## job 101
## axis_matmul2x2
module axis_matmul2x2(
    input                       clk             ,
    input                       rst             ,
    input                       s_axis_tvalid   ,
    input     [31 : 0]          s_axis_tdata    ,
    input                       s_axis_tlast    ,
    output                      s_axis_tready   ,
    output                      m_axis_tvalid   ,
    output    [31 : 0]          m_axis_tdata    ,
    output                      m_axis_tlast    ,
    input                       m_axis_tready   
);
Size in the first run: roughly 1400 cells after synthesis, roughly 290 flip-flops, about 72 I/O pins.
Settings: LEC_CHECK=0, CAP_MARGIN=20, CORE_MARGIN=2, CORE_UTILIZATION=70, CTS_CLUSTER_SIZE=40, PLACE_DENSITY_LB_ADDON=0.0, SETUP_SLACK_MARGIN=1.16, SLEW_MARGIN=20; clock period 4.11 ns.
run.sh (not shown) runs the stock make flow with config.mk's settings and CLKGATE_MAP_FILE=.
Every stage of job 101 finished as expected; the final checks, on the other hand, flagged setup timing, which means the layout fails.
Relative to job 101, the following input files were edited for job 102:
-- flow/config.mk --
<<< job 101, line 10
export CORE_UTILIZATION = 70
export CTS_CLUSTER_SIZE = 40
export PLACE_DENSITY_LB_ADDON = 0.0
export SETUP_SLACK_MARGIN = 1.16
>>> job 102, line 10
export CORE_UTILIZATION = 68
==> flow/constraint.sdc <==
create_clock -name core_clock -period 5.81 [get_ports {clk}]
set_input_delay 1.1620 -clock core_clock [delete_from_list [all_inputs] [get_ports {clk}]]
set_output_delay 1.1620 -clock core_clock [all_outputs]
set_load 0.01 [all_outputs]
[summary]
Starting density of the core (higher): job 101
STATUS setup slack: job 102 wins against job 101
Run comparison: job 101 slowest cell on the critical path sky130_fd_sc_hd__fa_2; job 102 slowest cell on the critical path sky130_fd_sc_hd__fa_1
NOTE non-filler instance count after layout job 101->job 102 decreased slightly
Job 102 and job 101: no clean run
Final checks on job 102, whose flow otherwise completed, came back failing, citing setup timing.
Every stage of job 101 finished as expected; the final checks, on the other hand, flagged setup timing, which means the layout fails.
Relative to job 101, global routing usage on met3 has gone up in job 102.
Input changes introduced in job 103 (baseline for comparison: job 102):
-- flow/config.mk --
<<< job 102, line 10
export CORE_UTILIZATION = 68
>>> job 103, line 10
export CORE_UTILIZATION = 10
==> flow/constraint.sdc <==
create_clock -name core_clock -period 9.59 [get_ports {clk}]
set_input_delay 1.9180 -clock core_clock [delete_from_list [all_inputs] [get_ports {clk}]]
set_output_delay 1.9180 -clock core_clock [all_outputs]
set_load 0.01 [all_outputs]
==> comparison <==
- Looking at power of the combinational group, job 103 sits 42% below job 102.
- From job 102 to job 103, buffer levels on the longest clock path did not move at all.
- Delta (job 103 minus job 102): count of plain and timing-repair buffers in the layout shrank by about 8%, final area grew by 0.0017 sq mm, net count reported at finish shrank by 6.
- Violation tally from detailed-route iteration zero, job 103 and job 102: higher on job 102
- Across job 102 and job 103, a clean result was obtained everywhere but in job 102.
- Every stage of job 102 finished as expected; the final checks, on the other hand, flagged setup timing, which means the layout fails.
- Lower routed wire length was reported by job 102, not job 103.
- Summary of job 103 over job 102: share of power burned in the clock network went up, sequential share of layout area fell by 3.6 points.

========
axis_matmul2x2 again, from the RTL that the note above started with.
Settings: LEC_CHECK=0, CAP_MARGIN=20, CORE_MARGIN=2, CORE_UTILIZATION=61, CTS_CLUSTER_SIZE=40, SETUP_SLACK_MARGIN=0.48, SLEW_MARGIN=20; clock period 4.11 ns.
The baseline finished with negative setup slack left.
Rerun with:
Settings changed: CORE_UTILIZATION 61 to 40, CTS_CLUSTER_SIZE 40 to not set, SETUP_SLACK_MARGIN 0.48 to 1.08.
Clock period 4.11 ns to 7.16 ns, I/O delays scaled along.
Result: The changed run went through all stages and came out clean; flip-flop count is unchanged; area after synthesis is unchanged; via count came out lower by 2.0%; sequential share of layout area falls by 0.38 points; non-clock buffer count drops by 27; die area grows by 51%; final area grows by 1.2%; routed wire length goes down by 0.53%; power decreases by 40%; maximum frequency fell by 1.2%; core utilization went down by 24 points.
Rerun with:
Settings changed: SETUP_SLACK_MARGIN 1.08 to not set.
Clock period 7.16 ns to 7.65 ns, I/O delays scaled along.
Result: The changed run completed with no timing, DRC or antenna violations; via count is about the same; global-route usage stays flat; design area decreases by a few percent; synthesized cell count is unchanged; core utilization decreases by 1.5 points; worst setup slack degrades by 0.28 ns; register-to-register slack degrades by 0.28 ns; clock skew decreases by 0.010 ns.
Rerun with:
Settings changed: CORE_UTILIZATION 40 to 64, SETUP_SLACK_MARGIN set to 1.48.
Clock period 7.65 ns to 5.51 ns, I/O delays scaled along.
=>
- The changed run reached the layout checks and failed them: negative setup slack
- combinational power grows by 48%
- via count grows by 1.7%
- non-clock buffer count grows by 7
- global-route usage grows by 8.1 points
- maximum frequency grows by 13%
- worst hold slack stays flat
- clock skew grows by 0.0042 ns
- cell area grows by 1.0%

========
Starting RTL as in the previous note.
==> flow/design.v (excerpt) <==
module axis_matmul2x2(
    input                       clk             ,
    input                       rst             ,
    input                       s_axis_tvalid   ,
    input     [31 : 0]          s_axis_tdata    ,
    input                       s_axis_tlast    ,
    output                      s_axis_tready   ,
    output                      m_axis_tvalid   ,
    output    [31 : 0]          m_axis_tdata    ,
    output                      m_axis_tlast    ,
    input                       m_axis_tready   
);
Settings: LEC_CHECK=0, ABC_AREA=1, CAP_MARGIN=20, CORE_MARGIN=2, CORE_UTILIZATION=56, CTS_CLUSTER_SIZE=100, SLEW_MARGIN=20; clock period 5.53 ns.
The starting point finished but failed the layout checks on setup timing.
==> next run, changes <==
- ABC_AREA: 1 -> not set
- CORE_UTILIZATION: 56 -> 65
- CTS_CLUSTER_SIZE: 100 -> not set
- clock period: 5.53 -> 3.98 ns (I/O delays scaled with it)
The changed run finished but failed the layout checks on setup timing.
Hold slack gets better by 0.0062 ns.
Clock skew goes down by 0.0040 ns.
Final cell count shrinks by about 12%.
Via count is lower by 5.6%.
Setup slack gets worse by 1.6 ns.
Routed wire length is lower by about 2.3%.
Final area rose by 2.8%.
Combinational power rose by about 90%.
Count of clock-buffer cells in the layout went up by 1.

========
axis_matmul2x2 again, from the RTL that the note above started with.
// axis_matmul2x2
module axis_matmul2x2(
    input                       clk             ,
    input                       rst             ,
    input                       s_axis_tvalid   ,
    input     [31 : 0]          s_axis_tdata    ,
    input                       s_axis_tlast    ,
    output                      s_axis_tready   ,
    output                      m_axis_tvalid   ,
    output    [31 : 0]          m_axis_tdata    ,
    output                      m_axis_tlast    ,
    input                       m_axis_tready   
);
Settings: LEC_CHECK=0, CAP_MARGIN=5, CELL_PAD_IN_SITES_DETAIL_PLACEMENT=2, CELL_PAD_IN_SITES_GLOBAL_PLACEMENT=1, CORE_MARGIN=2, CORE_UTILIZATION=27, CTS_CLUSTER_DIAMETER=307, GPL_ROUTABILITY_DRIVEN=1, HOLD_SLACK_MARGIN=0.25, MAX_ROUTING_LAYER=met4, MIN_ROUTING_LAYER=met2, PLACE_DENSITY_LB_ADDON=0.24, SLEW_MARGIN=0, TNS_END_PERCENT=95; clock period 10.7 ns.
The starting point finished with timing, DRC and antenna clean.
Next try:
Settings changed: CAP_MARGIN 5 to 20, CELL_PAD_IN_SITES_DETAIL_PLACEMENT 2 to unset, CELL_PAD_IN_SITES_GLOBAL_PLACEMENT 1 to unset, CORE_UTILIZATION 27 to 58, CTS_CLUSTER_DIAMETER 307 to unset, GPL_ROUTABILITY_DRIVEN 1 to unset, HOLD_SLACK_MARGIN 0.25 to unset, MAX_ROUTING_LAYER met4 to unset, MIN_ROUTING_LAYER met2 to unset, PLACE_DENSITY_LB_ADDON 0.24 to unset, SLEW_MARGIN 0 to 20, TNS_END_PERCENT 95 to unset.
Clock period 10.7 ns to 4.11 ns, I/O delays scaled along.
Outcome: The changed run completed, yet does not pass: setup timing; global-route usage rose by 0.47 points; total power rose to 2.5 times its value; via count fell by a quarter to a third; design area rose slightly; sequential power rose to 2.6 times its value; setup slack loses 5.8 ns.
Power is estimated from default activity; no workload was simulated.
